## job 101
Design ACTIVEPRO, start of the top module:
module ACTIVEPRO (
    input       RESET,
    input       SYS_CLOCK,                
    output reg  ACTIVE_DATA ,             
    output reg  ACTIVE_CLOCK,             
    input [511:0] ACTIVE_MESSAGE,         
    input [5:0] ACTIVE_CHANNEL,           
    input  ACTIVE_WR                      
    );
Settings: LEC_CHECK=0, CAP_MARGIN=20, CORE_MARGIN=2, CORE_UTILIZATION=72, PLACE_DENSITY=0.6, SLEW_MARGIN=20; clock period 4.58 ns.
run.sh (not shown) runs the stock make flow with config.mk's settings and CLKGATE_MAP_FILE=.
The flow ended early for job 101: it failed with a tool error in clock tree synthesis.
[inputs] job 102 vs job 101
Settings: TNS_END_PERCENT now 5, previously not set; SETUP_SLACK_MARGIN now 1.03, previously not set; CORE_UTILIZATION now 62, was 72; the clock period (ns, I/O delays scaled along) now 3.43, was 4.58.
==> comparison <==
Job 102 went all the way through synthesis, placement and routing and the layout is clean on timing, DRC and antenna. Looking at area of the core region, job 102 sits 16% higher than job 101 does. Compared with job 101, in job 102 routability-driven placement congestion ratio has decreased, chip height rose about 8%, post-synthesis cell count stayed essentially flat.
Here is what was changed in the inputs of job 103 compared with job 102.
Settings: TNS_END_PERCENT no longer set, was 5; PLACE_DENSITY no longer set, was 0.6; CTS_CLUSTER_SIZE now 35, previously not set; CORE_UTILIZATION now 70, was 62; GPL_ROUTABILITY_DRIVEN now 0, previously not set; SLEW_MARGIN now 5, was 20; SETUP_SLACK_MARGIN now -0.26, was 1.03; the clock period (ns, I/O delays scaled along) now 2.59, was 3.43.
## What came out
- For job 103, the flow was terminated by a tool error in clock tree synthesis and produced no final design.
- The run showing the greater cell area after placement is job 103.
- [job 103] cell total after placement rose 3.0% relative to job 102
- There was hardly any difference in post-synthesis mux area share between job 103 and job 102.
- The synthesized area was comparable across job 102 and job 103.
- As far as synthesized chip area reported by yosys goes, job 102 and job 103 are indistinguishable; the numbers are identical.
- Compared with job 102, in job 103 die area went down, fraction of registers with async set/reset held, die span in x saw a decrease.
Changes in job 104 relative to job 103:
Settings: a deleted CTS_CLUSTER_SIZE that had been 35; an added PLACE_DENSITY of 0.6; a change of SLEW_MARGIN from 5 to 20; a deleted SETUP_SLACK_MARGIN that had been -0.26; a deleted GPL_ROUTABILITY_DRIVEN that had been 0; a change of CORE_UTILIZATION from 70 to 62; a change of the clock period (ns, I/O delays scaled along) from 2.59 to 3.43.
[summary]
In the tables for job 103 and job 104, sum of net half-perimeters after detailed placement reads higher with job 103.
Mean post-synth cell area came out exactly the same in job 103 and job 104.
The count of flip-flops with a built-in enable after synthesis of job 104 and that of job 103 are within noise of each other.
Re floorplan row count: job 103 was lower than job 104.
Cmp job 103 and job 104 / cell count after placement / higher: job 103
In job 104, the core utilization before placement came out 8.0 points below the value in job 103.
Having completed the whole flow, job 104 delivered a layout that passed the timing, design-rule and antenna checks.
On die size, the higher figure sits with job 104, not job 103.

---

v6:
The RTL this note starts from:
==> flow/design.v <==
module ACTIVEPRO (
    input       RESET,
    input       SYS_CLOCK,                
    output reg  ACTIVE_DATA ,             
    output reg  ACTIVE_CLOCK,             
    input [511:0] ACTIVE_MESSAGE,         
    input [5:0] ACTIVE_CHANNEL,           
    input  ACTIVE_WR                      
    );
    reg [63:0][7:0] ACTIVE_MESSAGE_LATCHED; 
    reg [7:0] MESSAGE_LENGTH;
    reg [14:0] state;
    wire clockstate;
    wire [2:0] bitcount;
    wire [7:0] bytecount;
    assign clockstate = state[0];
    assign bitcount[2:0] = state[3:1];
    assign bytecount[7:0] = state[11:4];
    wire [7:0] FIRST_BYTE;
    assign FIRST_BYTE = 8'h7F;
    wire [7:0] SECOND_BYTE;
    assign SECOND_BYTE = (ACTIVE_CHANNEL & 8'h3F) | 8'h40;
    reg [7:0] clock_divider;
    reg [7:0] NEW_LENGTH;
    always @*
    begin
        NEW_LENGTH = 8'd66;
        for (int x = 63; x >= 1; x--)
            if (ACTIVE_MESSAGE[8*x +: 8] == 8'h0)
                NEW_LENGTH = x + 2;         
    end
    always @ (posedge SYS_CLOCK)
    begin
        if (RESET)
        begin
            state <= 0;
            ACTIVE_CLOCK <= 0;
            ACTIVE_DATA <= 0;
        end
        else
        begin
            if (state)
            begin
                state <= state + 1;
                if (clockstate == 1)    
                begin
                    ACTIVE_CLOCK <= 0;
                    if (bytecount == 0)
                        ACTIVE_DATA <= FIRST_BYTE[7-bitcount];
                    else if (bytecount == 1)
                        ACTIVE_DATA <= SECOND_BYTE[7-bitcount];
                    else
                        ACTIVE_DATA <= ACTIVE_MESSAGE_LATCHED[MESSAGE_LENGTH - bytecount - 1][7-bitcount];
                end
                else if (clockstate == 0)  ACTIVE_CLOCK <= 1;
                if (bytecount >= MESSAGE_LENGTH) state <= 0;
            end
            else         
            begin
                if (ACTIVE_WR) 
                begin
                    state <= 1;      
                    ACTIVE_MESSAGE_LATCHED <= ACTIVE_MESSAGE;
                    MESSAGE_LENGTH <= NEW_LENGTH;
                end
            end
        end
    end
endmodule 
Settings: LEC_CHECK=0, CAP_MARGIN=20, CELL_PAD_IN_SITES_DETAIL_PLACEMENT=1, CORE_ASPECT_RATIO=0.61, CORE_MARGIN=2, CORE_UTILIZATION=70, CTS_CLUSTER_DIAMETER=67, CTS_CLUSTER_SIZE=76, GPL_ROUTABILITY_DRIVEN=1, MIN_ROUTING_LAYER=met2, SETUP_SLACK_MARGIN=2.72, SLEW_MARGIN=5; clock period 10.0 ns.
Status(v6) = ERROR, stage = detailed placement (3_5_place_dp)
What v7 does differently from v6 at the input level:
- putting PLACE_DENSITY_LB_ADDON at 0.19 where nothing was set
- putting HOLD_SLACK_MARGIN at 0.18 where nothing was set
- putting CELL_PAD_IN_SITES_GLOBAL_PLACEMENT at 3 where nothing was set
- putting MAX_ROUTING_LAYER at met4 where nothing was set
==> results <==
Tool error FLW-0024 stopped v7 during global placement without I/O (3_1_place_gp_skip_io); no final results. v7 -> v6: share of the yosys chip area belonging to registers delta 0, exact match. Synthesized cell count came out exactly the same in v7 and v6. v6 and v7 ended up with roughly the same cell total in the yosys stat output. v7 -> v6: total die size delta 0, exact match. Re fraction of registers with async set/reset: no difference whatsoever between v6 and v7. Fraction of synthesized cell area in xor and xnor cells across v7 and v6: no real change. Reported for v7 and v6, tally of unique sky130hd cells used after synthesis turned out identical to the last digit.

---

RTL: the design.v shown in full above, as it stands there.
Settings: LEC_CHECK=0, CAP_MARGIN=20, CORE_MARGIN=2, CORE_UTILIZATION=60, CTS_CLUSTER_SIZE=61, GPL_ROUTABILITY_DRIVEN=1, PLACE_DENSITY_LB_ADDON=0.27, SETUP_SLACK_MARGIN=0.53, SLEW_MARGIN=40, TNS_END_PERCENT=25; clock period 7.07 ns.
The baseline produced a clean layout.
Rerun with:
- CORE_UTILIZATION: 60 -> 50
- CTS_CLUSTER_SIZE: 61 -> unset
- GPL_ROUTABILITY_DRIVEN: 1 -> unset
- PLACE_DENSITY: unset -> 0.6
- PLACE_DENSITY_LB_ADDON: 0.27 -> unset
- SETUP_SLACK_MARGIN: 0.53 -> unset
- SLEW_MARGIN: 40 -> 20
- TNS_END_PERCENT: 25 -> unset
- clock period: 7.07 -> 4.58 ns (I/O delays scaled with it)
Effect: The changed run passed the timing, design-rule and antenna checks; global-route usage went down by 6.0 points; critical path depth does not change; total power went up by 53%; routed wire length went down by 1.2%.
Rerun with:
- CORE_UTILIZATION: 50 -> 72
- CTS_CLUSTER_SIZE: unset -> 33
- PLACE_DENSITY: 0.6 -> unset
- PLACE_DENSITY_LB_ADDON: unset -> 0.03
- SETUP_SLACK_MARGIN: unset -> 1.58
- clock period: 4.58 -> 5.49 ns (I/O delays scaled with it)
After rerunning: The changed run died in 4_1_cts on DPL-0033; synthesized cell count stays the same; area after synthesis does not change; die size decreases by about 30%.
Rerun with:
- CORE_UTILIZATION: 72 -> 57
- CTS_CLUSTER_SIZE: 33 -> 43
- PLACE_DENSITY: unset -> 0.6
- PLACE_DENSITY_LB_ADDON: 0.03 -> unset
- SETUP_SLACK_MARGIN: 1.58 -> unset
- clock period: 5.49 -> 2.55 ns (I/O delays scaled with it)
After rerunning:
- The changed run finished but failed the layout checks on negative setup slack
- synthesized cell count is unchanged
- die size came out higher by 26%
- synthesized area is unchanged
Rerun with:
- CORE_UTILIZATION: 57 -> 72
- CTS_CLUSTER_SIZE: 43 -> unset
- TNS_END_PERCENT: unset -> 5
- clock period: 2.55 -> 3.43 ns (I/O delays scaled with it)
This time the run aborted during 4_1_cts with DPL-0038.
Die size is lower by about 20%.
Area after synthesis does not change.
Synthesized cell count stays the same.
Rerun with:
- CELL_PAD_IN_SITES_GLOBAL_PLACEMENT: unset -> 2
- CORE_UTILIZATION: 72 -> 50
- MIN_ROUTING_LAYER: unset -> met2
- PLACE_DENSITY: 0.6 -> unset
- PLACE_DENSITY_LB_ADDON: unset -> 0.04
- TNS_END_PERCENT: 5 -> unset
- clock period: 3.43 -> 10.0 ns (I/O delays scaled with it)
Effect: The new run finished clean; area after synthesis is unchanged; die size grows by 43%; synthesized cell count does not change.

---

Starts from the design.v that is shown in full above.
export LEC_CHECK = 0
export ABC_AREA = 1
export CAP_MARGIN = 20
export CELL_PAD_IN_SITES_DETAIL_PLACEMENT = 2
export CELL_PAD_IN_SITES_GLOBAL_PLACEMENT = 2
export CORE_ASPECT_RATIO = 0.92
export CORE_MARGIN = 2
export CORE_UTILIZATION = 59
export MIN_ROUTING_LAYER = met2
export PLACE_DENSITY_LB_ADDON = 0.04
export SLEW_MARGIN = 35
create_clock -name core_clock -period 10.0 [get_ports {SYS_CLOCK}]
The first run aborted during 3_3_place_gp.
Next try:
ABC_AREA = unset   (was 1)
CELL_PAD_IN_SITES_DETAIL_PLACEMENT = unset   (was 2)
CELL_PAD_IN_SITES_GLOBAL_PLACEMENT = unset   (was 2)
CORE_ASPECT_RATIO = unset   (was 0.92)
CORE_UTILIZATION = 40   (was 59)
CTS_CLUSTER_SIZE = 76   (was unset)
MIN_ROUTING_LAYER = unset   (was met2)
PLACE_DENSITY_LB_ADDON = unset   (was 0.04)
SLEW_MARGIN = 15   (was 35)
After rerunning: The new run finished clean; synthesized area falls slightly; die area went up by well over a third; synthesized cell count goes down by a quarter to a third.
Next try:
CORE_UTILIZATION = 72   (was 40)
CTS_CLUSTER_DIAMETER = 67   (was unset)
CTS_CLUSTER_SIZE = unset   (was 76)
PLACE_DENSITY = 0.6   (was unset)
SLEW_MARGIN = 20   (was 15)
TNS_END_PERCENT = 5   (was unset)
clock period = 3.43 ns   (was 10.0 ns; I/O delays follow)
Result: Now the flow died in 4_1_cts with DPL-0038; die size decreases by 44%; synthesized cell count does not change; area after synthesis stays the same.
Next try:
ABC_AREA = 1   (was unset)
CTS_CLUSTER_DIAMETER = 254   (was 67)
CTS_CLUSTER_SIZE = 98   (was unset)
PLACE_DENSITY = 0.36   (was 0.6)
SETUP_SLACK_MARGIN = 1.29   (was unset)
TNS_END_PERCENT = 10   (was 5)
clock period = 4.76 ns   (was 3.43 ns; I/O delays follow)
Now the flow did not get past 5_1_grt (ODB-0269). Synthesized area rose by 0.65%. Synthesized cell count grows by 39%. Die size went up by 0.64%.
Next try:
ABC_AREA = unset   (was 1)
CORE_UTILIZATION = 59   (was 72)
CTS_CLUSTER_DIAMETER = unset   (was 254)
CTS_CLUSTER_SIZE = unset   (was 98)
PLACE_DENSITY = 0.6   (was 0.36)
SETUP_SLACK_MARGIN = unset   (was 1.29)
TNS_END_PERCENT = unset   (was 10)
clock period = 2.55 ns   (was 4.76 ns; I/O delays follow)
The changed run ran to the end with violations: negative setup slack.
Synthesized cell count fell by 28%.
Area after synthesis decreases by 0.64%.
Die size increases by 21%.
Next try:
CORE_UTILIZATION = 63   (was 59)
CTS_CLUSTER_SIZE = 42   (was unset)
What happened: The changed run stopped in 5_1_grt with ODB-0269; synthesized cell count does not change; die area fell by 6.2%; area after synthesis stays the same.
Power and IR drop assume default switching activity.
